`constraint.sdc`:
```
create_clock -name core_clock -period 8.33 [get_ports {clk}]
set_input_delay 1.6660 -clock core_clock [delete_from_list [all_inputs] [get_ports {clk}]]
set_output_delay 1.6660 -clock core_clock [all_outputs]
set_load 0.01 [all_outputs]
```
`run.sh`:
```
#!/bin/bash
# the make line also repeats each setting of config.mk as NAME=value (left out here)
make -C /OpenROAD-flow-scripts/flow DESIGN_CONFIG=/design/flow/config.mk WORK_HOME=/design/flow/orfs CLKGATE_MAP_FILE= finish
```
`config.mk`:
```
export PLATFORM = sky130hd
export DESIGN_NAME = systolic_array
export DESIGN_NICKNAME = systolic_array
export VERILOG_FILES = /design/flow/design.v
export SDC_FILE = /design/flow/constraint.sdc
export NUM_CORES = 4
export LEC_CHECK = 0
export CAP_MARGIN = 20
export CORE_MARGIN = 2
export CORE_UTILIZATION = 66
export CTS_CLUSTER_DIAMETER = 316
export CTS_CLUSTER_SIZE = 47
export SETUP_SLACK_MARGIN = -0.79
export SLEW_MARGIN = 20
```
`design.v`:
```
module register_async #(
  parameter integer WIDTH                 = 8
) (
  input  wire                             clk,
  input  wire                             reset,
  input  wire                             enable,
  input  wire        [ WIDTH -1 : 0 ]     in,
  output wire        [ WIDTH -1 : 0 ]     out
);
  reg [ WIDTH -1 : 0 ] out_reg;
  always @(posedge clk or posedge reset)
  begin
    if (reset)
      out_reg <= 'b0;
    else if (enable)
      out_reg <= in;
  end
  assign out = out_reg;
endmodule
module signed_adder #(
  parameter integer IN1_WIDTH             = 8,
  parameter integer IN2_WIDTH             = 8,
  parameter integer OUT_WIDTH             = 8
) (
  input  wire signed [ IN1_WIDTH  -1 : 0 ] a,
  input  wire signed [ IN2_WIDTH  -1 : 0 ] b,
  output wire signed [ OUT_WIDTH  -1 : 0 ] out
);
assign out = a + b;
endmodule
module accumulator #(
  parameter integer IN_WIDTH              = 8,
  parameter integer OUT_WIDTH             = 8
) (
  input  wire                             clk,
  input  wire                             reset,
  input  wire                             clear,
  input  wire signed [ IN_WIDTH  -1 : 0 ] in,
  output wire signed [ OUT_WIDTH -1 : 0 ] out
);
wire signed [OUT_WIDTH-1:0] next_out = clear ? in : in + out;
register_async #(
  .WIDTH        ( OUT_WIDTH   )
) acc_reg_inst (
  .clk          ( clk         ),
  .reset        ( reset       ),
  .enable       ( 1'b1        ),
  .in           ( next_out    ),
  .out          ( out         )
);
endmodule
module signed_spatial_mult #(
  parameter integer PRECISION                     = 8,                                    
  parameter integer L_PRECISION                   = 2,                                     
  parameter integer TOP_MODULE                    = 1,                                     
  parameter integer A_SIGN_EXTEND                 = 0,                                     
  parameter integer B_SIGN_EXTEND                 = 0,                                     
  parameter integer IN_WIDTH                      = (PRECISION/L_PRECISION) * PRECISION,   
  parameter integer A_WIDTH                       = IN_WIDTH,                              
  parameter integer B_WIDTH                       = IN_WIDTH,                              
  parameter integer OUT_WIDTH                     = PRECISION * 2 + A_SIGN_EXTEND + B_SIGN_EXTEND,                         
  parameter integer NUM_LEVELS                    = $clog2(PRECISION/L_PRECISION),         
  parameter integer MODE_WIDTH                    = 2 * NUM_LEVELS,                        
  parameter integer HALF_PRECISION                = PRECISION / 2                          
) (
  input                                           clk,
  input                                           reset,
  input  wire        [ 2              -1 : 0 ]    prev_level_mode,
  input  wire        [ MODE_WIDTH     -1 : 0 ]    mode,
  input  wire        [ A_WIDTH        -1 : 0 ]    a,
  input  wire        [ B_WIDTH        -1 : 0 ]    b,
  output wire        [ OUT_WIDTH      -1 : 0 ]    out
);
genvar ii, jj, kk;
generate
    wire [2-1:0] higher_level_mode;
    if (TOP_MODULE == 1)
      assign higher_level_mode = 2'b0;
    else
      assign higher_level_mode = prev_level_mode;
    localparam integer A_SIGNED_WIDTH = A_WIDTH + A_SIGN_EXTEND;
    localparam integer B_SIGNED_WIDTH = B_WIDTH + B_SIGN_EXTEND;
    wire signed [ A_SIGNED_WIDTH -1 : 0 ] a_signed;
    wire signed [ B_SIGNED_WIDTH -1 : 0 ] b_signed;
    wire signed [ OUT_WIDTH      -1 : 0 ] out_signed;
    wire a_mode, b_mode;
    assign {a_mode, b_mode} = prev_level_mode;
    assign a_signed = {a_mode && a[IN_WIDTH-1], a};
    assign b_signed = {b_mode && b[IN_WIDTH-1], b};
  if (PRECISION == L_PRECISION)
  begin: FULL_PRECISION  
    assign out_signed = a_signed * b_signed;
    assign out = out_signed;
  end
  else
  begin: LP_MULT_INST
    wire [1:0] curr_level_mode = mode[MODE_WIDTH-1:MODE_WIDTH-2];
    localparam integer LP_MULT_IN_W = IN_WIDTH / 4;
    wire [ LP_MULT_IN_W - 1 : 0 ] a_0;
    wire [ LP_MULT_IN_W - 1 : 0 ] a_1;
    wire [ LP_MULT_IN_W - 1 : 0 ] a_2;
    wire [ LP_MULT_IN_W - 1 : 0 ] a_3;
    wire [ LP_MULT_IN_W - 1 : 0 ] b_0;
    wire [ LP_MULT_IN_W - 1 : 0 ] b_1;
    wire [ LP_MULT_IN_W - 1 : 0 ] b_2;
    wire [ LP_MULT_IN_W - 1 : 0 ] b_3;
    localparam integer II_MAX = PRECISION/(L_PRECISION*2);
    localparam integer JJ_MAX = PRECISION/(L_PRECISION*2); 
    if (TOP_MODULE == 1)
    begin: B_TRANSPOSE
      for (ii=0; ii<II_MAX; ii=ii+1)
      begin: LOOP_II
        for (jj=0; jj<JJ_MAX; jj=jj+1)
        begin: LOOP_JJ
          for (kk=0; kk<L_PRECISION; kk=kk+1)
          begin: LOOP_KK
            assign b_0[kk+L_PRECISION*(jj+ii*JJ_MAX)] = b[kk+L_PRECISION*((ii + 0     )+(jj + 0     )*JJ_MAX*2)];
            assign b_1[kk+L_PRECISION*(jj+ii*JJ_MAX)] = b[kk+L_PRECISION*((ii + 0     )+(jj + II_MAX)*JJ_MAX*2)];
            assign b_2[kk+L_PRECISION*(jj+ii*JJ_MAX)] = b[kk+L_PRECISION*((ii + JJ_MAX)+(jj + 0     )*JJ_MAX*2)];
            assign b_3[kk+L_PRECISION*(jj+ii*JJ_MAX)] = b[kk+L_PRECISION*((ii + JJ_MAX)+(jj + II_MAX)*JJ_MAX*2)];
          end
        end
      end
    end else
    begin
      for (ii=0; ii<II_MAX; ii=ii+1)
      begin: LOOP_II
        for (jj=0; jj<JJ_MAX; jj=jj+1)
        begin: LOOP_JJ
          for (kk=0; kk<L_PRECISION; kk=kk+1)
          begin: LOOP_KK
            assign b_0[kk+L_PRECISION*(jj+ii*JJ_MAX)] = b[kk+L_PRECISION*((jj + 0     )+(ii + 0     )*JJ_MAX*2)];
            assign b_1[kk+L_PRECISION*(jj+ii*JJ_MAX)] = b[kk+L_PRECISION*((jj + JJ_MAX)+(ii + 0     )*JJ_MAX*2)];
            assign b_2[kk+L_PRECISION*(jj+ii*JJ_MAX)] = b[kk+L_PRECISION*((jj + 0     )+(ii + II_MAX)*JJ_MAX*2)];
            assign b_3[kk+L_PRECISION*(jj+ii*JJ_MAX)] = b[kk+L_PRECISION*((jj + JJ_MAX)+(ii + II_MAX)*JJ_MAX*2)];
          end
        end
      end
    end
    for (ii=0; ii<II_MAX; ii=ii+1)
    begin: LOOP_II
      for (jj=0; jj<JJ_MAX; jj=jj+1)
      begin: LOOP_JJ
        for (kk=0; kk<L_PRECISION; kk=kk+1)
        begin: LOOP_KK
          assign a_0[kk+L_PRECISION*(jj+ii*JJ_MAX)] = a[kk+L_PRECISION*((jj + 0     )+(ii + 0     )*JJ_MAX*2)];
          assign a_1[kk+L_PRECISION*(jj+ii*JJ_MAX)] = a[kk+L_PRECISION*((jj + JJ_MAX)+(ii + 0     )*JJ_MAX*2)];
          assign a_2[kk+L_PRECISION*(jj+ii*JJ_MAX)] = a[kk+L_PRECISION*((jj + 0     )+(ii + II_MAX)*JJ_MAX*2)];
          assign a_3[kk+L_PRECISION*(jj+ii*JJ_MAX)] = a[kk+L_PRECISION*((jj + JJ_MAX)+(ii + II_MAX)*JJ_MAX*2)];
        end
      end
    end
    wire signed [ PRECISION + 1             + 1             -1 : 0 ] pp_0;
    wire signed [ PRECISION + A_SIGN_EXTEND + 1             -1 : 0 ] pp_1;
    wire signed [ PRECISION + 1             + B_SIGN_EXTEND -1 : 0 ] pp_2;
    wire signed [ PRECISION + A_SIGN_EXTEND + B_SIGN_EXTEND -1 : 0 ] pp_3;
    wire [MODE_WIDTH-3:0] lower_level_mode;
    if (PRECISION == L_PRECISION*2)
    begin: LAST_LEVEL
      assign lower_level_mode = 'b0;
    end
    else
    begin: NEXT_LEVEL
      assign lower_level_mode = mode[MODE_WIDTH-3:0];
    end
    wire [2-1:0] m0_sign_mode;
    wire [2-1:0] m1_sign_mode;
    wire [2-1:0] m2_sign_mode;
    wire [2-1:0] m3_sign_mode;
    assign m0_sign_mode = curr_level_mode;
    assign m1_sign_mode = {higher_level_mode[1], curr_level_mode[0]};
    assign m2_sign_mode = {curr_level_mode[1], higher_level_mode[0]};
    assign m3_sign_mode = higher_level_mode;
    signed_spatial_mult #(HALF_PRECISION, L_PRECISION, 0, 1            , 1            ) m0 (clk, reset, m0_sign_mode, lower_level_mode, a_0, b_0, pp_0);
    signed_spatial_mult #(HALF_PRECISION, L_PRECISION, 0, A_SIGN_EXTEND, 1            ) m1 (clk, reset, m1_sign_mode, lower_level_mode, a_1, b_1, pp_1);
    signed_spatial_mult #(HALF_PRECISION, L_PRECISION, 0, 1            , B_SIGN_EXTEND) m2 (clk, reset, m2_sign_mode, lower_level_mode, a_2, b_2, pp_2);
    signed_spatial_mult #(HALF_PRECISION, L_PRECISION, 0, A_SIGN_EXTEND, B_SIGN_EXTEND) m3 (clk, reset, m3_sign_mode, lower_level_mode, a_3, b_3, pp_3);
    wire signed [OUT_WIDTH-1:0] spp_0;
    wire signed [OUT_WIDTH-1:0] spp_1;
    wire signed [OUT_WIDTH-1:0] spp_2;
    wire signed [OUT_WIDTH-1:0] spp_3;
    reg [1:0] s_0;
    reg [1:0] s_1;
    reg [1:0] s_2;
    reg [1:0] s_3;
    always @(*) begin
      case (curr_level_mode)
        0: begin
          s_0 = 2'd0;
          s_1 = 2'd1;
          s_2 = 2'd1;
          s_3 = 2'd2;
        end
        1: begin
          s_0 = 2'd0;
          s_1 = 2'd1;
          s_2 = 2'd0;
          s_3 = 2'd1;
        end
        2: begin
          s_0 = 2'd0;
          s_1 = 2'd0;
          s_2 = 2'd1;
          s_3 = 2'd1;
        end
        3: begin
          s_0 = 2'd0;
          s_1 = 2'd0;
          s_2 = 2'd0;
          s_3 = 2'd0;
        end
      endcase
    end
    assign spp_0 = pp_0 <<< (s_0 * HALF_PRECISION);
    assign spp_1 = pp_1 <<< (s_1 * HALF_PRECISION);
    assign spp_2 = pp_2 <<< (s_2 * HALF_PRECISION);
    assign spp_3 = pp_3 <<< (s_3 * HALF_PRECISION);
    assign out = spp_0 + spp_1 + spp_2 + spp_3;
  end  
  endgenerate
endmodule
module systolic_array #(
  parameter integer ARRAY_N               = 4,
  parameter integer ARRAY_M               = 2,
  parameter integer PMAX                  = 8,
  parameter integer PMIN                  = 2,
  parameter integer ACT_WIDTH             = ARRAY_N * PMAX * (PMAX/PMIN),
  parameter integer WGT_WIDTH             = ARRAY_M * ARRAY_N * PMAX * (PMAX/PMIN),
  parameter integer ACCUMULATOR_WIDTH     = 4 * PMAX,
  parameter integer OUT_WIDTH             = ARRAY_M * ACCUMULATOR_WIDTH,
  parameter integer MODE_WIDTH            = $clog2(PMAX/PMIN) * 2
) (
  input  wire                               clk,
  input  wire                               reset,
  input  wire                               out_valid,
  input  wire                               acc_clear,
  input  wire        [ ACT_WIDTH  -1 : 0 ]  activation_in,
  input  wire        [ WGT_WIDTH  -1 : 0 ]  weight_in,
  input  wire        [ MODE_WIDTH -1 : 0 ]  mode,
  output wire        [ OUT_WIDTH  -1 : 0 ]  activation_out,
  output wire                               activation_valid
);
  localparam integer MULT_IN_WIDTH = PMAX * PMAX / PMIN;
  localparam integer MULT_OUT_WIDTH = 2 * PMAX;
  localparam integer ADDER_OUT_WIDTH = 2 * PMAX + $clog2(ARRAY_N);
  localparam integer SYSTOLIC_OUT_WIDTH = ADDER_OUT_WIDTH * ARRAY_M;
  wire        [ OUT_WIDTH          -1 : 0 ]  accumulator_out;
  wire        [ SYSTOLIC_OUT_WIDTH -1 : 0 ]  systolic_out;
  wire        [ ARRAY_M            -1 : 0 ]  systolic_out_valid;
  wire        [ ARRAY_M            -1 : 0 ]  _systolic_out_valid;
  wire        [ ARRAY_M            -1 : 0 ]  systolic_acc_clear;
  wire        [ ARRAY_M            -1 : 0 ]  _systolic_acc_clear;
  genvar n, m;
  generate
  for (m=0; m<ARRAY_M; m=m+1)
  begin: LOOP_INPUT_FORWARD
    for (n=0; n<ARRAY_N; n=n+1)
    begin: LOOP_OUTPUT_FORWARD
      wire        [ MULT_IN_WIDTH   -1 : 0 ] a;          
      wire        [ MULT_IN_WIDTH   -1 : 0 ] b;          
      wire signed [ MULT_OUT_WIDTH  -1 : 0 ] mult_out;   
      wire signed [ ADDER_OUT_WIDTH -1 : 0 ] mac_out;    
      wire        [ ADDER_OUT_WIDTH -1 : 0 ] adder_out;  
      if (m == 0)
      begin
        assign a = activation_in[n*MULT_IN_WIDTH+:MULT_IN_WIDTH];
      end
      else
      begin
        wire  [ MULT_IN_WIDTH -1 : 0 ] fwd_a;
        assign fwd_a = LOOP_INPUT_FORWARD[m-1].LOOP_OUTPUT_FORWARD[n].a;
        register_async #(MULT_IN_WIDTH) fwd_a_reg (clk, reset, 1'b1, fwd_a, a);
      end
      assign b = weight_in[(n + m*ARRAY_N)*MULT_IN_WIDTH+:MULT_IN_WIDTH];
      signed_spatial_mult #(
       .PRECISION           ( PMAX              ),   
       .L_PRECISION         ( PMIN              ),   
       .TOP_MODULE          ( 1                 )    
      ) mult_inst (
        .clk                ( clk               ),   
        .reset              ( reset             ),   
        .prev_level_mode    ( 2'b0              ),   
        .mode               ( mode              ),   
        .a                  ( a                 ),   
        .b                  ( b                 ),   
        .out                ( mult_out          )    
      );
      if (n > 0)
      begin: ADD_MULT_OUT
        wire signed [ ADDER_OUT_WIDTH -1 : 0 ] prev_mac_out;
        assign prev_mac_out = LOOP_INPUT_FORWARD[m].LOOP_OUTPUT_FORWARD[n-1].adder_out;
        signed_adder #(
          .IN1_WIDTH        ( MULT_OUT_WIDTH    ),
          .IN2_WIDTH        ( ADDER_OUT_WIDTH   ),
          .OUT_WIDTH        ( ADDER_OUT_WIDTH   )
        ) adder_inst (
          .a                ( mult_out          ),
          .b                ( prev_mac_out      ),
          .out              ( mac_out           )
        );
      end
      else
      begin
        assign mac_out = mult_out;
      end
      wire enable;
      assign enable = 1'b1;
      register_async #(
        .WIDTH              ( ADDER_OUT_WIDTH   )
      ) reg_inst (
        .clk                ( clk               ),   
        .reset              ( reset             ),   
        .enable             ( enable            ),   
        .in                 ( mac_out           ),   
        .out                ( adder_out         )    
      );
      if (n == ARRAY_N - 1)
      begin
        assign systolic_out[m*ADDER_OUT_WIDTH+:ADDER_OUT_WIDTH] = adder_out;
      end
    end
  end
  endgenerate
  register_async #(1) out_valid_delay1 (clk, reset, 1'b1, out_valid, _systolic_out_valid[0]);
  register_async #(1) out_valid_delay2 (clk, reset, 1'b1, _systolic_out_valid[0], systolic_out_valid[0]);
  register_async #(1) acc_clear_delay1 (clk, reset, 1'b1, acc_clear, _systolic_acc_clear[0]);
  assign systolic_acc_clear[0] = _systolic_acc_clear[0];
  genvar i;
  generate
  for (i=1; i<ARRAY_M; i=i+1)
  begin: CLEAR_AND_VALID
    register_async #(1) out_valid_delay2 (clk, reset, 1'b1, systolic_out_valid[i-1], systolic_out_valid[i]);
    register_async #(1) acc_clear_delay1 (clk, reset, 1'b1, systolic_acc_clear[i-1], systolic_acc_clear[i]);
  end
  endgenerate
  assign activation_out = accumulator_out;
  assign activation_valid = |systolic_out_valid;  
  generate
  for (i=0; i<ARRAY_M; i=i+1)
  begin: ACCUMULATOR
    wire acc_clr;
    wire [ADDER_OUT_WIDTH-1:0] acc_in;
    wire [ACCUMULATOR_WIDTH-1:0] acc_out;
    wire acc_out_valid;
    assign acc_clr = systolic_acc_clear[i];
    assign acc_in = systolic_out[i * ADDER_OUT_WIDTH +: ADDER_OUT_WIDTH];
    assign accumulator_out[ACCUMULATOR_WIDTH*i+:ACCUMULATOR_WIDTH] = acc_out;
    assign acc_out_valid = systolic_out_valid[i];
    accumulator #(
      .IN_WIDTH           ( ADDER_OUT_WIDTH     ),
      .OUT_WIDTH          ( ACCUMULATOR_WIDTH   )
    ) acc_inst (
      .clk                ( clk                 ),
      .reset              ( reset               ),
      .clear              ( acc_clr             ),
      .in                 ( acc_in              ),
      .out                ( acc_out             )
    );
  end
  endgenerate
endmodule
```
==> reports/metrics.cfg, run 1 <==
[logic_synthesis]
top_area_share_pct = 28.1
top_cell = inv_1
ys_seq_share_pct = 10.2
common_cells = inv_1, fa_1, nand2_1, ha_1, a21oi_1
ys_sh_simple_pct = 14.4
avgSynthCellArea_um2 = 8.44
ys_types = 68
xor_share_pct = 9.25
syn_area_um2 = 82200
synthArstFlopShare_pct = 100
fp_nets = 12337
synthCells = 9743
ff_type = dfrtp_1
ys_top_logic_family = adder cells
adder_share_pct = 44.0
yosys-stat-area_um2 = 82200
top_cells_by_area = fa_1, ha_1, dfrtp_1
ys.warnings.count = 8
synth-edff-count = 0
top_area_cell = fa_1
mux_area_share_pct = 1.39
ys_ff = 335
synth-compound-area-share_pct = 10.9
yosys_cells = 9743

[placed_design]
dp.cells = 13736
hpwl_um = 259000
io_buffers = 456
place.gp.congestion = 1.03

[run_status]
outcome = did not finish
error = [ERROR GRT-0232] Routing congestion too high. Check the congestion heatmap in the GUI.
failed_stage = global routing

[clock_network]
cts-root-buf = clkbuf_16
htreeDepth = 1
ctsHoldBuffers = 0
cts_sinks = 335
cts_buffer_depth = 3
numCtsBuffers = 11

[die]
fp.coreArea_um2 = 124000
rows = 129
die_w_um = 357
pin_count = 457
initCoreUtil_pct = 66.5
chipHeight_um = 357
chip_area_um2 = 127000

[global_route]
grt_use_total_pct = 67.2
grt_overflow = 33

## repair_timing
item / CTS
buffers inserted: 88
gates resized: 435
setup endpoints to repair: 65
pin swaps: 289
## per-layer routing
metal  GRT usage (%)  overflow
met3            44.7         5
met4            67.9        18
met1            67.5         0
met2            88.3         9
met5            21.9         1
## stage by stage
stage / setup WS [ns] / instance area [um2] / util [%] / setup TNS (ns)
2_1_floorplan: -1.89 / 83800 / - / -65.10
3_5_place_dp: -2.61 / 106000 / 85.6 / -167.91
4_1_cts: -1.27 / 108000 / 87.7 / -61.96
3_3_place_gp: -2.45 / 106000 / 85.6 / -140.99
==> inputs of run 2 (changes only) <==
Settings changed: CORE_ASPECT_RATIO from default to 0.64, CORE_UTILIZATION 66 to 60, CTS_CLUSTER_DIAMETER 316 to default, CTS_CLUSTER_SIZE 47 to 61, MAX_ROUTING_LAYER from default to met4, PLACE_DENSITY_LB_ADDON from default to 0.02, SETUP_SLACK_MARGIN -0.79 to 0.37, SLEW_MARGIN 20 to 35, TNS_END_PERCENT from default to 30.
Clock period 8.33 ns to 7.82 ns, I/O delays scaled along.
==> run 2 against run 1 <==
  * Now fails the layout checks on setup timing
  * Area after synthesis unchanged
  * Synthesized cell count is the same
  * Die area grew 9.9%
==> reports/metrics.cfg, run 2 <==
[run_status]
outcome = failed layout checks
so_faults = setup timing

[worst_hold_path]
hp-class = flop to flop
hold_depth = 0
hp-start = out_valid_delay1.out_reg
hold-path-endpoint = out_valid_delay2.out_reg

[die]
die_w_um = 467
chip_area_um2 = 140000
pin_count = 457
rows = 108
fp.coreArea_um2 = 136000
initCoreUtil_pct = 60.6
chipHeight_um = 300

[logic_synthesis]
synth-compound-area-share_pct = 10.9
top_cell = inv_1
top_area_share_pct = 28.1
ys_seq_share_pct = 10.2
yosys_cells = 9743
ys_ff = 335
synthArstFlopShare_pct = 100
ys_top_logic_family = adder cells
top_cells_by_area = fa_1, ha_1, dfrtp_1
synthCells = 9743
xor_share_pct = 9.25
ys_sh_simple_pct = 14.4
syn_area_um2 = 82200
ys_types = 68
mux_area_share_pct = 1.39
synth-edff-count = 0
yosys-stat-area_um2 = 82200
fp_nets = 12337
ff_type = dfrtp_1
adder_share_pct = 44.0
top_area_cell = fa_1
common_cells = inv_1, fa_1, nand2_1, ha_1, a21oi_1
ys.warnings.count = 8
avgSynthCellArea_um2 = 8.44

[drt]
drtAntennaViolNets = 0
vias = 81633
drtPass1Iterations = 13
wl_per_cell_um = 22.0
viasPerCell = 5.71
drt_iter0_drc = 7394
drc = 0
wirelength_um = 314000

[clock_network]
htreeDepth = 2
numCtsBuffers = 45
clk_pin_slew_ns = 0.08
cts_buffer_depth = 3
cts-root-buf = clkbuf_16
cts_sinks = 335
ctsHoldBuffers = 0
tritoncts = done
clkLatencyLatePin_ns = 0.71

[global_route]
antenna_found_initial = 13
grt_use_total_pct = 43.8
grt_max_degree = 92
grt_overflow = 0
grt_pass1_wl_um = 461000
grt_pass1_vias = 85584

[worst_setup_path]
path_class = input port to flop
cpPeakStageDelay_ns = 0.56
crit_path_start_kind = input port
worstPathArrival_ns = 10.40
rrSetupSlack_ns = -0.94
crit_slowest_cell = fa_1
crit_family = adder cells
endpoint_kind = flop
crit_start = mode[2]
critPathRequiredTime_ns = 8.44
cp_num_cells = 45
worst-path-buf-inv = 16
worstPathMaxFanout = 6
reg2reg_depth = 40

[finish]
num-fill-cells = 7583
stdcell_count = 14290
regArea_um2 = 8380
nets = 15020
area_growth_pct = 40.5
comb_area_um2 = 72200

[placed_design]
dp_slack_ns = -3.11
io_buffers = 456
dp.cells = 13971
hpwl_um = 239000
place.gp.congestion = 1.04

[flow_run]
cap_viol_max_count = 0
warning_count = 83

[sta]
finClkSkew_ns = 0.0491
holdWs_ns = 0.357
drv_slew = 0
layout_min_cycle_time_ns = 9.78
final.setup.worst_slack_ns = -1.96
rsz0062_at_grt = true
maxSlewHeadroom_pct = 35.7
hold_viol = 0
setup-violations-final = 100
period_used_pct = 125
clock.fmax_mhz = 102
tightest_slew_ns = 0.954

==> run 2: area by class of cell <==
class / count / area share [%]
diodes: 13 / 0.0282
clock buffers: 55 / 1.06
clock inverters: 28 / 0.352
inverters: 1895 / 6.19
multi-input cells: 7276 / 62.5
flip-flops and latches: 335 / 7.26
well taps: 1815 / 1.97
repair buffers: 2873 / 20.6
==> run 2: per-stage QoR <==
stage / utilization (%) / instance area [um2] / TNS (ns)
after global routing: 85.1 / 116000 / -129.73
after global placement: 77.8 / 106000 / -207.09
final: 85.1 / 116000 / -105.78
after detailed placement: 77.8 / 106000 / -225.97
after CTS: 83.2 / 113000 / -78.28
after floorplan: - / 82800 / -135.42
==> run 2: what timing repair did <==
| action | CTS | global route |
|---|---|---|
| pin swaps | 614 | 317 |
| gates cloned | 1 | 0 |
| setup buffers | 162 | 59 |
| endpoints found under the setup margin | 116 | 114 |
| gates resized | 1051 | 387 |
==> run 2: layer usage <==
layer | track usage (%) | share of wire [%] | wire, um | up-vias
li1 | - | - | - | 36064
met1 | 52.6 | 36 | 114000 | 39697
met2 | 68.9 | 46 | 144000 | 4400
met3 | 7.83 | 9.6 | 30300 | 1472
met4 | 26.6 | 8.3 | 26000 | 0
met5 | - | 0 | 0 | -
==> inputs of run 3 (changes only) <==
Settings changed: CORE_ASPECT_RATIO 0.64 to default, CORE_UTILIZATION 60 to 40, CTS_CLUSTER_SIZE 61 to 79, PLACE_DENSITY_LB_ADDON 0.02 to default, SETUP_SLACK_MARGIN 0.37 to default, SLEW_MARGIN 35 to 20, TNS_END_PERCENT 30 to 35.
Clock period 7.82 ns to 11.0 ns, I/O delays scaled along.
==> run 3 against run 2 <==
  * Now clean on timing, DRC and antenna
  * Die area increased by 49%
  * Via count decreased by 13%
  * Register-to-register slack improved by 2.5 ns
  * Synthesized cell count unchanged
  * Global-route usage decreased by 16 points
  * Flip-flop count unchanged
  * Clock skew decreased by 0.0060 ns
  * Critical path type unchanged
==> reports/metrics.cfg, run 3 <==
[run_status]
outcome = timing/DRC/antenna clean

[clock_network]
cts-root-buf = clkbuf_16
numCtsBuffers = 51
htreeDepth = 2
ctsHoldBuffers = 0
tritoncts = done
clk_pin_slew_ns = 0.07
clkLatencyLatePin_ns = 0.72
cts_buffer_depth = 3
cts_sinks = 335

[placed_design]
io_buffers = 456
place.gp.congestion = 0.992
postPlaceCellArea_um2 = 99100
dp_slack_ns = -1.02
hpwl_um = 247000
dp.cells = 13885

[drt]
drtAntennaViolNets = 0
wl_per_cell_um = 20.2
drc = 0
drtPass1Iterations = 8
vias = 71018
viasPerCell = 5.07
wirelength_um = 283000
drt_iter0_drc = 5076

[worst_setup_path]
worstPathArrival_ns = 11.37
crit_family = adder cells
cp_num_cells = 43
worst-path-buf-inv = 10
worstPathMaxFanout = 4
reg2reg_depth = 39
worst_path_most_repeated_cell = inv_1
crit_path_start_kind = input port
critPathRequiredTime_ns = 11.61
rrSetupSlack_ns = 1.57
path_class = input port to flop
endpoint_kind = flop
cpPeakStageDelay_ns = 0.56
crit_slowest_cell = fa_1
crit_start = weight_in[77]

[sta]
drv_slew = 0
fin_setup_tns_ns = 0
tightest_slew_ns = 1.05
clock.fmax_mhz = 93.0
hold_viol = 0
final.setup.worst_slack_ns = 0.242
period_used_pct = 97.8
layout_min_cycle_time_ns = 10.76
finClkSkew_ns = 0.0431
setup-violations-final = 0
maxSlewHeadroom_pct = 30.3
rsz0062_at_grt = true
holdWs_ns = 0.352

[global_route]
grt_pass1_wl_um = 428000
grt_use_total_pct = 27.8
grt_pass1_vias = 72660
grt_max_degree = 139
antenna_found_initial = 40
grt_overflow = 0

[logic_synthesis]
top_area_share_pct = 28.1
ys.warnings.count = 8
ys_ff = 335
mux_area_share_pct = 1.39
adder_share_pct = 44.0
top_cell = inv_1
ff_type = dfrtp_1
yosys-stat-area_um2 = 82200
top_area_cell = fa_1
avgSynthCellArea_um2 = 8.44
synth-compound-area-share_pct = 10.9
fp_nets = 12337
yosys_cells = 9743
ys_seq_share_pct = 10.2
synth-edff-count = 0
ys_top_logic_family = adder cells
syn_area_um2 = 82200
synthCells = 9743
ys_sh_simple_pct = 14.4
xor_share_pct = 9.25
top_cells_by_area = fa_1, ha_1, dfrtp_1
ys_types = 68
common_cells = inv_1, fa_1, nand2_1, ha_1, a21oi_1
synthArstFlopShare_pct = 100

[die]
die_w_um = 457
chipHeight_um = 457
rows = 166
pin_count = 457
fp.coreArea_um2 = 205000
chip_area_um2 = 209000
initCoreUtil_pct = 40.2

[worst_hold_path]
hp-start = out_valid_delay1.out_reg
hp-class = flop to flop
hold-path-endpoint = out_valid_delay2.out_reg
hold_depth = 0

[finish]
nets = 13848
final_area_um2 = 102000
stdcell_count = 14018
area_growth_pct = 23.4
finish.utilization_pct = 49.6

[flow_run]
warning_count = 90
cap_viol_max_count = 0

run 3: cell type report:
class | instances | area, um2
Antenna cell | 34 | 85.1
Clock buffer | 61 | 1360
Clock inverter | 34 | 477
Fill cell | 19523 | 103000
Inverter | 1895 | 7120
Multi-Input combinational cell | 7276 | 66400
Sequential cell | 335 | 8380
Tap cell | 2688 | 3360
Timing Repair Buffer | 1695 | 14300
run 3: what timing repair did:
action                                  4_1_cts  5_1_grt
endpoints found under the setup margin        3       29
pin swaps                                     1       28
setup buffers                                 0        3
endpoints found under the hold margin         0        0
resized                                       7      100
run 3: layer usage:
metal	wire length (um)	track usage [%]
met1	130000	38.2
met4	10900	9.11
met5	0	-
met3	18500	3.64
met2	124000	42.3
==> inputs of run 4 (changes only) <==
Settings changed: CELL_PAD_IN_SITES_GLOBAL_PLACEMENT from default to 1, CORE_ASPECT_RATIO from default to 1.18, CORE_UTILIZATION 40 to 63, GPL_ROUTABILITY_DRIVEN from default to 0, HOLD_SLACK_MARGIN from default to 0.03, MIN_ROUTING_LAYER from default to met1, PLACE_DENSITY_LB_ADDON from default to 0.1, SETUP_SLACK_MARGIN from default to 2.53, SLEW_MARGIN 20 to 25.
Clock period 11.0 ns to 9.91 ns, I/O delays scaled along.
==> run 4 against run 3 <==
  * The layout now fails its checks (setup timing)
  * Wire length grew 13%
  * Worst hold slack improved by 0.0063 ns
  * Setup slack got worse by 0.74 ns
  * Clock-buffer cell count is 8 lower
  * Core utilization increased by 36 points
  * Critical path type unchanged
  * Largest cell class unchanged
==> reports/metrics.cfg, run 4 <==
[run_status]
outcome = failed layout checks
so_faults = setup timing

[finish]
comb_area_um2 = 71100
nets = 14706
regArea_um2 = 8380
final_area_um2 = 112000
num-fill-cells = 7028
area_growth_pct = 36.0
stdcell_count = 13944
finish.utilization_pct = 86.0

[logic_synthesis]
ys_sh_simple_pct = 14.4
xor_share_pct = 9.25
yosys_cells = 9743
common_cells = inv_1, fa_1, nand2_1, ha_1, a21oi_1
ff_type = dfrtp_1
top_cell = inv_1
avgSynthCellArea_um2 = 8.44
ys_ff = 335
synthArstFlopShare_pct = 100
synthCells = 9743
synth-edff-count = 0
yosys-stat-area_um2 = 82200
ys_seq_share_pct = 10.2
fp_nets = 12337
top_cells_by_area = fa_1, ha_1, dfrtp_1
mux_area_share_pct = 1.39
synth-compound-area-share_pct = 10.9
ys_types = 68
adder_share_pct = 44.0
syn_area_um2 = 82200
ys.warnings.count = 8
top_area_cell = fa_1
ys_top_logic_family = adder cells
top_area_share_pct = 28.1

[drt]
drc = 0
wirelength_um = 320000
vias = 82298
viasPerCell = 5.90
drt_iter0_drc = 8792
drtAntennaViolNets = 0
wl_per_cell_um = 22.9
drtPass1Iterations = 10

[flow_run]
warning_count = 89
cap_viol_max_count = 0

[placed_design]
io_buffers = 456
dp_slack_ns = -1.52
dp.cells = 13621
postPlaceCellArea_um2 = 103000
hpwl_um = 237000

[global_route]
grt_use_total_pct = 45.2
grt_overflow = 0
grt_max_degree = 114
antenna_found_initial = 39
grt_pass1_vias = 83559
grt_pass1_wl_um = 447000

[clock_network]
cts_sinks = 335
clkLatencyLatePin_ns = 0.71
numCtsBuffers = 46
tritoncts = done
clk_pin_slew_ns = 0.07
cts-root-buf = clkbuf_16
htreeDepth = 2
cts_buffer_depth = 3
ctsHoldBuffers = 0

[worst_hold_path]
hp-class = flop to flop
hold_depth = 0
hp-start = out_valid_delay1.out_reg
hold-path-endpoint = out_valid_delay2.out_reg

[sta]
period_used_pct = 105
drv_slew = 0
final.setup.worst_slack_ns = -0.494
fin_setup_tns_ns = -6.40
holdWs_ns = 0.358
layout_min_cycle_time_ns = 10.40
clock.fmax_mhz = 96.1
tightest_slew_ns = 1.06
maxSlewHeadroom_pct = 28.8
hold_viol = 0
rsz0062_at_grt = true
finClkSkew_ns = 0.0563
setup-violations-final = 31

[die]
die_w_um = 337
chip_area_um2 = 133000
fp.coreArea_um2 = 130000
rows = 144
chipHeight_um = 396
pin_count = 457
initCoreUtil_pct = 63.2

[worst_setup_path]
worstPathArrival_ns = 10.94
path_class = input port to flop
endpoint_kind = flop
critPathRequiredTime_ns = 10.45
worst_path_most_repeated_cell = fa_1
reg2reg_depth = 36
crit_path_start_kind = input port
cpPeakStageDelay_ns = 0.87
crit_family = adder cells
worstPathMaxFanout = 5
cp_num_cells = 39
worst-path-buf-inv = 11
crit_start = mode[0]
rrSetupSlack_ns = 0.79
crit_slowest_cell = a211oi_1

## run 4: metal layers
| layer | global-route usage (%) | vias up | part of all wire [%] |
|---|---|---|---|
| li1 | - | 35482 | - |
| met1 | 52.1 | 39556 | 34 |
| met2 | 68.6 | 5236 | 44 |
| met3 | 12.3 | 2024 | 13 |
| met4 | 31.2 | 0 | 9.4 |
| met5 | - | - | 0 |
## run 4: layout make-up
| type | count | share of cell area, % |
|---|---|---|
| diodes | 43 | 0.0962 |
| clock buffers | 53 | 1.09 |
| clock inverters | 32 | 0.389 |
| inverters | 1895 | 6.37 |
| multi-input cells | 7276 | 63.6 |
| flip-flops and latches | 335 | 7.49 |
| well taps | 1752 | 1.96 |
| repair buffers | 2558 | 19.0 |
## run 4: what timing repair did
item	CTS	global route
gates resized	700	570
pin swaps	415	375
buffers inserted	133	62
endpoints found under the setup margin	122	121
==> inputs of run 5 (changes only) <==
Settings changed: ABC_AREA from default to 1, CELL_PAD_IN_SITES_GLOBAL_PLACEMENT 1 to default, CORE_ASPECT_RATIO 1.18 to 1.78, CORE_UTILIZATION 63 to 72, CTS_CLUSTER_DIAMETER from default to 363, CTS_CLUSTER_SIZE 79 to 100, GPL_ROUTABILITY_DRIVEN 0 to default, HOLD_SLACK_MARGIN 0.03 to default, MIN_ROUTING_LAYER met1 to default, PLACE_DENSITY_LB_ADDON 0.1 to 0.25, SETUP_SLACK_MARGIN 2.53 to default, SLEW_MARGIN 25 to 35, TNS_END_PERCENT 35 to 30.
Clock period 9.91 ns to 9.18 ns, I/O delays scaled along.
==> run 5 against run 4 <==
  * The run now fails in clock tree synthesis
  * Synthesized cell count increased by 17%
  * Area after synthesis increased by 4.1%
  * Die area fell by 8.8%
==> reports/metrics.cfg, run 5 <==
[logic_synthesis]
xor_share_pct = 6.90
syn_area_um2 = 85600
synthCells = 11399
fp_nets = 13993
synth-edff-count = 0
yosys_cells = 11399
ys_types = 59
top_area_cell = fa_1
ys.warnings.count = 8
adder_share_pct = 42.3
top_cells_by_area = fa_1, ha_1, inv_1
ff_type = dfrtp_1
mux_area_share_pct = 0.105
ys_top_logic_family = adder cells
ys_seq_share_pct = 9.80
yosys-stat-area_um2 = 85600
ys_sh_simple_pct = 18.5
ys_ff = 335
synth-compound-area-share_pct = 9.64
top_cell = inv_1
top_area_share_pct = 27.0
avgSynthCellArea_um2 = 7.51
synthArstFlopShare_pct = 100
common_cells = inv_1, nand2_1, fa_1, ha_1, o21ai_0

[die]
die_w_um = 262
fp.coreArea_um2 = 118000
chipHeight_um = 464
chip_area_um2 = 122000
initCoreUtil_pct = 72.6
rows = 168
pin_count = 457

[run_status]
failed_stage = clock tree synthesis
outcome = did not finish
error = [ERROR DPL-0033] detailed placement checks failed during check placement.

[placed_design]
hpwl_um = 323000
dp_slack_ns = -3.08
place.gp.congestion = 1.20
io_buffers = 456

run 5: stage by stage:
stage / hold slack [ns] / instance area, um2 / utilization [%] / instances
after floorplan: 0.331 / 85900 / - / 11399
after global placement: 0.336 / 108000 / 91.4 / 15265
after detailed placement: 0.340 / 108000 / 91.4 / 15265
==> inputs of run 6 (changes only) <==
Settings changed: ABC_AREA 1 to default, CAP_MARGIN 20 to 0, CORE_ASPECT_RATIO 1.78 to default, CORE_UTILIZATION 72 to 71, CTS_CLUSTER_DIAMETER 363 to 358, CTS_CLUSTER_SIZE 100 to 33, MAX_ROUTING_LAYER met4 to default, PLACE_DENSITY_LB_ADDON 0.25 to default, SLEW_MARGIN 35 to 20, TNS_END_PERCENT 30 to default.
Clock period 9.18 ns to 9.66 ns, I/O delays scaled along.
==> run 6 against run 5 <==
  * The run fails in global routing
  * Die area fell by 2.6%
  * Synthesized cell count is 15% lower
  * Area after synthesis shrank 3.9%
==> reports/metrics.cfg, run 6 <==
[run_status]
outcome = did not finish
failed_stage = global routing
error = [ERROR GRT-0116] Global routing finished with congestion. Check the congestion regions in the DRC Viewer.

[logic_synthesis]
ff_type = dfrtp_1
ys_types = 68
top_cells_by_area = fa_1, ha_1, dfrtp_1
synth-compound-area-share_pct = 10.9
xor_share_pct = 9.25
synthCells = 9743
top_area_cell = fa_1
top_area_share_pct = 28.1
yosys-stat-area_um2 = 82200
yosys_cells = 9743
ys_sh_simple_pct = 14.4
top_cell = inv_1
mux_area_share_pct = 1.39
ys_seq_share_pct = 10.2
common_cells = inv_1, fa_1, nand2_1, ha_1, a21oi_1
fp_nets = 12337
synth-edff-count = 0
avgSynthCellArea_um2 = 8.44
adder_share_pct = 44.0
ys.warnings.count = 8
ys_ff = 335
syn_area_um2 = 82200
ys_top_logic_family = adder cells
synthArstFlopShare_pct = 100

[clock_network]
htreeDepth = 1
cts_buffer_depth = 3
numCtsBuffers = 14
ctsHoldBuffers = 0
cts-root-buf = clkbuf_16
cts_sinks = 335

[global_route]
grt_use_total_pct = 84.7
grt_overflow = 633

[die]
fp.coreArea_um2 = 115000
pin_count = 457
rows = 124
initCoreUtil_pct = 71.7
die_w_um = 344
chip_area_um2 = 119000
chipHeight_um = 344

[placed_design]
postPlaceCellArea_um2 = 104000
place.gp.congestion = 1.06
io_buffers = 456
hpwl_um = 265000

run 6: per-stage QoR:
stage          setup slack, ns  hold WS [ns]  cells  util [%]
3_5_place_dp             -1.80         0.343  13397      90.7
4_1_cts                 -0.351         0.372  13535      94.7
3_3_place_gp             -1.57         0.333  13397      90.7
2_1_floorplan           -0.830         0.331   9743         -
run 6: repair_timing:
item	in CTS
pin swaps	411
cloned	5
setup endpoints to repair	65
gates resized	750
setup buffers	132
endpoints found under the hold margin	0
run 6: layer usage:
metal	track usage, %	overflow
met1	81.9	17
met5	47.6	5
met4	87.8	261
met3	74.6	42
met2	97.9	308
==> inputs of run 7 (changes only) <==
Settings changed: CAP_MARGIN 0 to 20, CORE_ASPECT_RATIO from default to 1.18, CORE_UTILIZATION 71 to 40, CTS_CLUSTER_DIAMETER 358 to default, CTS_CLUSTER_SIZE 33 to 79, GPL_ROUTABILITY_DRIVEN from default to 0, MAX_ROUTING_LAYER from default to met4, TNS_END_PERCENT from default to 35.
Clock period 9.66 ns to 19.1 ns, I/O delays scaled along.
==> run 7 against run 6 <==
  * Now clean on timing, DRC and antenna
  * Die area up 76%
  * Area after synthesis unchanged
  * Synthesized cell count did not move
==> reports/metrics.cfg, run 7 <==
[clock_network]
clk_pin_slew_ns = 0.06
cts-root-buf = clkbuf_16
cts_buffer_depth = 3
numCtsBuffers = 52
tritoncts = done
clkLatencyLatePin_ns = 0.72
ctsHoldBuffers = 0
cts_sinks = 335
htreeDepth = 2
cts_setup_buffers = 0
post_cts_resized = 0

[logic_synthesis]
top_cell = inv_1
top_area_share_pct = 28.1
ys_seq_share_pct = 10.2
yosys_cells = 9743
common_cells = inv_1, fa_1, nand2_1, ha_1, a21oi_1
ys_sh_simple_pct = 14.4
ff_type = dfrtp_1
ys.warnings.count = 8
syn_area_um2 = 82200
synthArstFlopShare_pct = 100
ys_types = 68
synthCells = 9743
adder_share_pct = 44.0
synth-edff-count = 0
avgSynthCellArea_um2 = 8.44
synth-compound-area-share_pct = 10.9
ys_ff = 335
xor_share_pct = 9.25
top_area_cell = fa_1
fp_nets = 12337
mux_area_share_pct = 1.39
top_cells_by_area = fa_1, ha_1, dfrtp_1
yosys-stat-area_um2 = 82200
ys_top_logic_family = adder cells

[global_route]
antenna_found_initial = 42
grt_pass1_vias = 68382
grt_pass1_wl_um = 399000
grt_overflow = 0
grt_max_degree = 149
grt_use_total_pct = 25.8

[drt]
viasPerCell = 5.19
vias = 66874
wl_per_cell_um = 20.5
drc = 0
drtPass1Iterations = 6
wirelength_um = 264000
drtAntennaViolNets = 0
drt_iter0_drc = 4649

[worst_setup_path]
cp_num_cells = 42
worstPathArrival_ns = 14.74
critPathRequiredTime_ns = 19.66
worst-path-buf-inv = 8
crit_slowest_cell = xnor2_1
crit_start = mode[0]
rrSetupSlack_ns = 8.56
path_class = input port to flop
crit_family = adder cells
reg2reg_depth = 39
cpPeakStageDelay_ns = 0.70
crit_path_start_kind = input port
worstPathMaxFanout = 23
endpoint_kind = flop

[placed_design]
hpwl_um = 221000
io_buffers = 456
postPlaceCellArea_um2 = 89800

[finish]
nets = 12661
final_area_um2 = 91700
num-fill-cells = 20037
area_growth_pct = 11.5

[sta]
fin_setup_tns_ns = 0
finClkSkew_ns = 0.0507
maxSlewHeadroom_pct = 24.9
tightest_slew_ns = 1.13
clock.fmax_mhz = 70.5
hold_viol = 0
setup-violations-final = 0
period_used_pct = 74.2
layout_min_cycle_time_ns = 14.18
drv_slew = 0
rsz0062_at_grt = false

[die]
die_w_um = 421
pin_count = 457
fp.coreArea_um2 = 204000
rows = 180
initCoreUtil_pct = 40.3
chip_area_um2 = 209000
chipHeight_um = 497

[worst_hold_path]
hold_depth = 0
hold-path-endpoint = out_valid_delay2.out_reg
hp-class = flop to flop
hp-start = out_valid_delay1.out_reg

[flow_run]
cap_viol_max_count = 0
warning_count = 89

[run_status]
outcome = timing/DRC/antenna clean

## run 7: layer usage
layer,track usage (%),vias to the layer above,wire (um),share of wire [%]
li1,-,31354,-,-
met2,40.7,2325,119000,45
met3,4.49,481,20200,7.7
met4,11.2,0,13200,5.0
met1,32.5,32714,112000,42
met5,-,-,0,0
## run 7: layout make-up
cell class | instances | area [um2] | area share (%)
sequential | 335 | 8380 | 9.14
clock buffer | 68 | 1470 | 1.60
inverter | 1895 | 7120 | 7.76
clock inverter | 27 | 324 | 0.353
multi-input combinational | 7276 | 66000 | 71.9
tap | 2730 | 3420 | 3.72
timing repair buffer | 507 | 4970 | 5.42
antenna | 37 | 92.6 | 0.101
## run 7: per-stage QoR
stage	hold slack [ns]	cells	util [%]	setup slack, ns
after global placement	0.336	12743	44.0	4.37
after detailed placement	0.337	12743	44.0	4.23
after floorplan	0.331	9743	-	5.67
after global routing	0.370	12871	45.0	4.21
after CTS	0.360	12838	44.9	5.01
final	0.355	12875	45.0	4.92
==> inputs of run 8 (changes only) <==
Settings changed: ABC_AREA from default to 1, CORE_ASPECT_RATIO 1.18 to default, CORE_UTILIZATION 40 to 62, CTS_CLUSTER_SIZE 79 to default, GPL_ROUTABILITY_DRIVEN 0 to default, MAX_ROUTING_LAYER met4 to default, TNS_END_PERCENT 35 to 10.
Clock period 19.1 ns to 6.27 ns, I/O delays scaled along.
==> run 8 against run 7 <==
  * Register-to-register slack worse by 12 ns
  * Now fails the layout checks on setup timing
  * Clock-buffer cell count decreased by 5
  * Die area is 33% lower
  * Synthesized cell count grew 17%
  * Global-route usage grew 20 points
  * Critical path type unchanged
  * Flip-flop count did not move
  * First-iteration DRC count is 110% higher
==> reports/metrics.cfg, run 8 <==
[worst_setup_path]
path_class = input port to flop
cpPeakStageDelay_ns = 0.57
reg2reg_depth = 47
endpoint_kind = flop
crit_path_start_kind = input port
rrSetupSlack_ns = -3.04
worstPathMaxFanout = 5
crit_family = adder cells
crit_start = mode[0]
cp_num_cells = 51
critPathRequiredTime_ns = 6.88
crit_slowest_cell = fa_1
worstPathArrival_ns = 10.67
worst-path-buf-inv = 15
worst_path_most_repeated_cell = inv_1

[die]
initCoreUtil_pct = 62.3
die_w_um = 376
chipHeight_um = 376
rows = 136
chip_area_um2 = 141000
fp.coreArea_um2 = 137000
pin_count = 457

[sta]
maxSlewHeadroom_pct = 42.1
period_used_pct = 160
fin_setup_tns_ns = -291.77
final.setup.worst_slack_ns = -3.78
setup-violations-final = 128
layout_min_cycle_time_ns = 10.05
rsz0062_at_grt = true
tightest_slew_ns = 0.868
finClkSkew_ns = 0.0567
drv_slew = 0
hold_viol = 0
clock.fmax_mhz = 99.5

[worst_hold_path]
hp-class = flop to flop
hold-path-endpoint = out_valid_delay2.out_reg
hp-start = out_valid_delay1.out_reg
hold_depth = 0

[global_route]
antenna_found_initial = 40
grt_max_degree = 73
grt_use_total_pct = 45.6
grt_pass1_wl_um = 497000
grt_overflow = 0
grt_pass1_vias = 94585

[placed_design]
place.gp.congestion = 1.02
io_buffers = 456
hpwl_um = 266000
dp_slack_ns = -4.68

[clock_network]
clkLatencyLatePin_ns = 0.73
clk_pin_slew_ns = 0.07
numCtsBuffers = 47
tritoncts = done
cts_buffer_depth = 3
cts-root-buf = clkbuf_16
ctsHoldBuffers = 0
cts_sinks = 335
htreeDepth = 2

[logic_synthesis]
ys_seq_share_pct = 9.80
synthCells = 11399
synth-compound-area-share_pct = 9.64
adder_share_pct = 42.3
top_area_share_pct = 27.0
yosys-stat-area_um2 = 85600
ys_top_logic_family = adder cells
syn_area_um2 = 85600
ys_sh_simple_pct = 18.5
xor_share_pct = 6.90
top_cell = inv_1
fp_nets = 13993
ff_type = dfrtp_1
top_area_cell = fa_1
mux_area_share_pct = 0.105
avgSynthCellArea_um2 = 7.51
ys.warnings.count = 8
common_cells = inv_1, nand2_1, fa_1, ha_1, o21ai_0
yosys_cells = 11399
top_cells_by_area = fa_1, ha_1, inv_1
synth-edff-count = 0
ys_types = 59
ys_ff = 335
synthArstFlopShare_pct = 100

[flow_run]
cap_viol_max_count = 0
warning_count = 85

[drt]
vias = 91811
drt_iter0_drc = 9733
wirelength_um = 342000
drtPass1Iterations = 10
wl_per_cell_um = 21.2
drc = 0
viasPerCell = 5.68
drtAntennaViolNets = 0

[finish]
nets = 16901
area_growth_pct = 38.4
comb_area_um2 = 70700
regArea_um2 = 8380
num-fill-cells = 7506

[run_status]
outcome = failed layout checks
so_faults = setup timing

==> run 8: what timing repair did <==
item	CTS	global route
setup buffers	124	56
pin swaps	352	337
endpoints found under the setup margin	126	128
gates resized	697	434
cloned	1	0
==> run 8: metrics by stage <==
| stage | hold WS (ns) | instance area [um2] | std cells | util (%) |
|---|---|---|---|---|
| finish | 0.360 | 118000 | 16154 | 86.3 |
| global route | 0.375 | 118000 | 16146 | 86.3 |
| CTS | 0.361 | 116000 | 16082 | 84.6 |
| detailed placement | 0.348 | 111000 | 15874 | 80.8 |
| global placement | 0.333 | 111000 | 15874 | 80.8 |
| floorplan | 0.331 | 85900 | 11399 | - |
==> run 8: layer usage <==
layer / GRT usage, % / part of all wire, % / vias up
li1: - / - / 40665
met1: 55.3 / 35 / 43669
met2: 72.4 / 44 / 5683
met3: 12.8 / 13 / 1748
met4: 27.1 / 7.8 / 46
met5: 0 / 0.14 / -
==> run 8: area by class of cell <==
| type | instances | share of cell area (%) |
|---|---|---|
| Antenna cell | 16 | 0.0338 |
| Clock buffer | 63 | 1.12 |
| Clock inverter | 23 | 0.269 |
| Inverter | 2653 | 8.46 |
| Multi-Input combinational cell | 8166 | 59.6 |
| Sequential cell | 335 | 7.08 |
| Tap cell | 1794 | 1.89 |
| Timing Repair Buffer | 3104 | 21.5 |
==> inputs of run 9 (changes only) <==
Settings changed: ABC_AREA 1 to default, CORE_ASPECT_RATIO from default to 0.64, CORE_UTILIZATION 62 to 65, CTS_CLUSTER_SIZE from default to 61, HOLD_SLACK_MARGIN from default to -0.04, MAX_ROUTING_LAYER from default to met4, PLACE_DENSITY_LB_ADDON from default to 0.02, SETUP_SLACK_MARGIN from default to 1.75, SLEW_MARGIN 20 to 35, TNS_END_PERCENT 10 to 5.
Clock period 6.27 ns to 6.04 ns, I/O delays scaled along.
==> run 9 against run 8 <==
  * The flow now stops in global routing
  * Area after synthesis decreased by 3.9%
  * Die area down 8.2%
  * Synthesized cell count decreased by 15%
==> reports/metrics.cfg, run 9 <==
[clock_network]
cts_sinks = 335
numCtsBuffers = 42
htreeDepth = 2
cts-root-buf = clkbuf_16
cts_buffer_depth = 3

[placed_design]
io_buffers = 456
hpwl_um = 258000
dp_slack_ns = -4.53
place.gp.congestion = 1.05
dp.cells = 13881

[logic_synthesis]
synth-compound-area-share_pct = 10.9
top_area_share_pct = 28.1
ys_ff = 335
top_area_cell = fa_1
fp_nets = 12337
top_cells_by_area = fa_1, ha_1, dfrtp_1
ys_sh_simple_pct = 14.4
synthCells = 9743
ys_seq_share_pct = 10.2
avgSynthCellArea_um2 = 8.44
top_cell = inv_1
yosys_cells = 9743
ys_top_logic_family = adder cells
ys_types = 68
yosys-stat-area_um2 = 82200
synth-edff-count = 0
ff_type = dfrtp_1
ys.warnings.count = 8
common_cells = inv_1, fa_1, nand2_1, ha_1, a21oi_1
syn_area_um2 = 82200
synthArstFlopShare_pct = 100
adder_share_pct = 44.0
mux_area_share_pct = 1.39
xor_share_pct = 9.25

[run_status]
outcome = did not finish
failed_stage = global routing

[die]
fp.coreArea_um2 = 126000
initCoreUtil_pct = 65.5
die_w_um = 449
pin_count = 457
chip_area_um2 = 129000
rows = 104
chipHeight_um = 289

-- run 9: what timing repair did --
action                                  in CTS
gates resized                              574
endpoints found under the setup margin     138
endpoints found under the hold margin        0
hold buffers                                 0
gates cloned                                 1
pin swaps                                  295
setup buffers                               84
-- run 9: metrics by stage --
step           util, %  instance area, um2  hold WS [ns]  setup TNS, ns
2_1_floorplan        -               82900         0.331        -286.93
3_3_place_gp      84.2              106000         0.345        -384.88
3_5_place_dp      84.2              106000         0.347        -411.21
4_1_cts           87.8              110000         0.362        -268.94
==> inputs of run 10 (changes only) <==
Settings changed: CORE_ASPECT_RATIO 0.64 to default, CORE_UTILIZATION 65 to 61, CTS_CLUSTER_SIZE 61 to 47, HOLD_SLACK_MARGIN -0.04 to default, MAX_ROUTING_LAYER met4 to default, PLACE_DENSITY_LB_ADDON 0.02 to default, SETUP_SLACK_MARGIN 1.75 to -0.79, SLEW_MARGIN 35 to 20, TNS_END_PERCENT 5 to default.
Clock period 6.04 ns to 7.98 ns, I/O delays scaled along.
==> run 10 against run 9 <==
  * The layout now fails its checks (setup timing)
  * Synthesized cell count unchanged
  * Die area is 6.4% higher
  * Area after synthesis unchanged
==> reports/metrics.cfg, run 10 <==
[clock_network]
numCtsBuffers = 49
clk_pin_slew_ns = 0.06
cts_sinks = 335
cts-root-buf = clkbuf_16
clkLatencyLatePin_ns = 0.70
ctsHoldBuffers = 0
tritoncts = done
cts_buffer_depth = 3
htreeDepth = 2

[sta]
period_used_pct = 121
clock.fmax_mhz = 104
setup-violations-final = 97
layout_min_cycle_time_ns = 9.66
hold_viol = 0
drv_slew = 0
finClkSkew_ns = 0.0619
final.setup.worst_slack_ns = -1.68
rsz0062_at_grt = true
tightest_slew_ns = 1.21
holdWs_ns = 0.359
maxSlewHeadroom_pct = 19.3
fin_setup_tns_ns = -91.11

[logic_synthesis]
xor_share_pct = 9.25
top_cells_by_area = fa_1, ha_1, dfrtp_1
top_area_cell = fa_1
top_cell = inv_1
ys_seq_share_pct = 10.2
yosys_cells = 9743
ys_top_logic_family = adder cells
ys.warnings.count = 8
ff_type = dfrtp_1
mux_area_share_pct = 1.39
ys_ff = 335
top_area_share_pct = 28.1
synthArstFlopShare_pct = 100
synth-compound-area-share_pct = 10.9
common_cells = inv_1, fa_1, nand2_1, ha_1, a21oi_1
syn_area_um2 = 82200
ys_sh_simple_pct = 14.4
ys_types = 68
yosys-stat-area_um2 = 82200
adder_share_pct = 44.0
avgSynthCellArea_um2 = 8.44
fp_nets = 12337
synthCells = 9743
synth-edff-count = 0

[die]
die_w_um = 371
chipHeight_um = 371
fp.coreArea_um2 = 134000
initCoreUtil_pct = 61.5
pin_count = 457
chip_area_um2 = 138000
rows = 134

[global_route]
grt_pass1_wl_um = 455000
grt_pass1_vias = 84147
grt_max_degree = 112
grt_overflow = 0
antenna_found_initial = 32
grt_use_total_pct = 43.4

[placed_design]
postPlaceCellArea_um2 = 106000
place.gp.congestion = 1.00
dp_slack_ns = -2.93
hpwl_um = 249000
io_buffers = 456
dp.cells = 13921

[worst_setup_path]
cp_num_cells = 43
critPathRequiredTime_ns = 8.53
worstPathMaxFanout = 4
crit_path_start_kind = input port
path_class = input port to flop
worstPathArrival_ns = 10.21
worst-path-buf-inv = 8
rrSetupSlack_ns = -0.81
endpoint_kind = flop
cpPeakStageDelay_ns = 0.57
crit_slowest_cell = fa_1
crit_family = adder cells
reg2reg_depth = 39
crit_start = mode[0]

[finish]
nets = 14921
area_growth_pct = 38.6
final_area_um2 = 114000
stdcell_count = 14164

[worst_hold_path]
hp-class = flop to flop
hold-path-endpoint = out_valid_delay2.out_reg
hold_depth = 0
hp-start = out_valid_delay1.out_reg

[run_status]
outcome = failed layout checks
so_faults = setup timing

[drt]
viasPerCell = 5.65
vias = 80073
wirelength_um = 309000
drc = 0
drtPass1Iterations = 6
drtAntennaViolNets = 0
drt_iter0_drc = 6340
wl_per_cell_um = 21.8

[flow_run]
cap_viol_max_count = 0
warning_count = 92

[run 10: layer usage]
metal	up-vias	track usage [%]	part of all wire [%]
met3	1270	9.15	9.1
met2	3865	70.5	46
met1	39059	51.1	36
li1	35867	-	-
met5	-	0	0.023
met4	12	31.2	8.9
[run 10: cell type report]
type,instances,area (um2)
clock inverters,35,556
flip-flops and latches,335,8380
multi-input cells,7277,71600
diodes,28,70.1
fillers,7627,19600
clock buffers,57,1300
inverters,1895,7140
repair buffers,2769,22700
well taps,1768,2210
[run 10: through the flow]
stage	util, %
finish	85.3
global route	85.3
CTS	83.1
detailed placement	79.6
global placement	79.6
floorplan	-
[run 10: timing repair]
item                                    4_1_cts  5_1_grt
cloned                                        1        0
setup buffers                                95       88
resized                                     576      499
hold endpoints to repair                      0        0
endpoints found under the setup margin       72       73
pin swaps                                   390      395
==> inputs of run 11 (changes only) <==
Settings changed: CORE_UTILIZATION 61 to 40, CTS_CLUSTER_SIZE 47 to default, SETUP_SLACK_MARGIN -0.79 to default.
Clock period 7.98 ns to 7.89 ns, I/O delays scaled along.
==> run 11 against run 10 <==
  * The layout still fails its checks (setup timing)
  * Sequential share of layout area decreased by 0.36 points
  * Global-route usage is 14 points lower
  * Largest cell class unchanged
  * Register-to-register slack improved by 0.05 ns
  * Flip-flop count stayed put
  * Core utilization down 27 points
  * First-iteration DRC count decreased by 35%
  * Clock skew rose by 0.028 ns
  * Clock-buffer cell count rose by 9
  * Setup slack improved by 0.27 ns
  * Wire length shrank 0.11%
==> reports/metrics.cfg, run 11 <==
[sta]
rsz0062_at_grt = true
maxSlewHeadroom_pct = 36.8
layout_min_cycle_time_ns = 9.30
tightest_slew_ns = 0.948
clock.fmax_mhz = 108
drv_slew = 0
finClkSkew_ns = 0.0897
final.setup.worst_slack_ns = -1.41
period_used_pct = 118
setup-violations-final = 91
hold_viol = 0

[worst_setup_path]
cp_num_cells = 40
worstPathArrival_ns = 9.92
rrSetupSlack_ns = -0.76
crit_family = adder cells
critPathRequiredTime_ns = 8.51
worst-path-buf-inv = 9
crit_start = mode[0]
endpoint_kind = flop
path_class = input port to flop
worstPathMaxFanout = 4
crit_path_start_kind = input port
crit_slowest_cell = fa_1
reg2reg_depth = 37
cpPeakStageDelay_ns = 0.52

[logic_synthesis]
fp_nets = 12337
avgSynthCellArea_um2 = 8.44
yosys-stat-area_um2 = 82200
adder_share_pct = 44.0
syn_area_um2 = 82200
synthCells = 9743
ys_top_logic_family = adder cells
synthArstFlopShare_pct = 100
top_cells_by_area = fa_1, ha_1, dfrtp_1
synth-edff-count = 0
ys_seq_share_pct = 10.2
mux_area_share_pct = 1.39
yosys_cells = 9743
synth-compound-area-share_pct = 10.9
ys_ff = 335
ys_sh_simple_pct = 14.4
ff_type = dfrtp_1
ys_types = 68
common_cells = inv_1, fa_1, nand2_1, ha_1, a21oi_1
ys.warnings.count = 8
xor_share_pct = 9.25
top_area_cell = fa_1
top_area_share_pct = 28.1
top_cell = inv_1

[run_status]
outcome = failed layout checks
so_faults = setup timing

[clock_network]
cts_sinks = 335
clk_pin_slew_ns = 0.07
htreeDepth = 2
cts_buffer_depth = 3
cts-root-buf = clkbuf_16
numCtsBuffers = 52
tritoncts = done
clkLatencyLatePin_ns = 0.74

[global_route]
grt_use_total_pct = 29.0
antenna_found_initial = 36
grt_overflow = 0
grt_pass1_wl_um = 462000
grt_max_degree = 125
grt_pass1_vias = 80353

[finish]
area_growth_pct = 45.7
nets = 15158
num-fill-cells = 17953
finish.utilization_pct = 58.6

[worst_hold_path]
hold_depth = 0
hold-path-endpoint = out_valid_delay2.out_reg
hp-class = flop to flop
hp-start = out_valid_delay1.out_reg

[die]
chip_area_um2 = 209000
initCoreUtil_pct = 40.2
fp.coreArea_um2 = 205000
chipHeight_um = 457
die_w_um = 457
pin_count = 457
rows = 166

[drt]
wirelength_um = 308000
drc = 0
drtPass1Iterations = 6
viasPerCell = 4.98
wl_per_cell_um = 20.1
vias = 76299
drtAntennaViolNets = 0
drt_iter0_drc = 4091

[flow_run]
warning_count = 86
cap_viol_max_count = 0

[placed_design]
io_buffers = 456
hpwl_um = 261000
dp_slack_ns = -2.99
place.gp.congestion = 0.964

## run 11: final cells by class
class / count / area, um2 / area share [%]
clock buffers: 66 / 1400 / 1.17
well taps: 2688 / 3360 / 2.81
repair buffers: 3003 / 25400 / 21.2
flip-flops and latches: 335 / 8380 / 7.00
inverters: 1895 / 7150 / 5.97
multi-input cells: 7277 / 73700 / 61.5
clock inverters: 30 / 409 / 0.341
diodes: 36 / 90.1 / 0.0752
## run 11: per-stage QoR
| stage | instance area, um2 | instances | hold slack, ns | setup TNS (ns) |
|---|---|---|---|---|
| floorplan | 83900 | 9743 | 0.331 | -93.17 |
| global route | 120000 | 15327 | 0.363 | -98.12 |
| global placement | 109000 | 14974 | 0.335 | -206.89 |
| CTS | 115000 | 15204 | 0.349 | -74.72 |
| detailed placement | 109000 | 14974 | 0.336 | -214.40 |
| finish | 120000 | 15330 | 0.348 | -75.40 |
## run 11: routing by layer
metal	routed length, um	track usage [%]	up-vias
li1	-	-	36330
met1	123000	34.9	37604
met2	152000	50.8	1801
met3	11700	2.52	562
met4	21200	16.5	2
met5	13	0	-
## run 11: what timing repair did
action,4_1_cts,5_1_grt
gates resized,736,879
gates cloned,1,2
setup endpoints to repair,107,104
buffers inserted,140,111
pin swaps,461,535
hold buffers,0,0
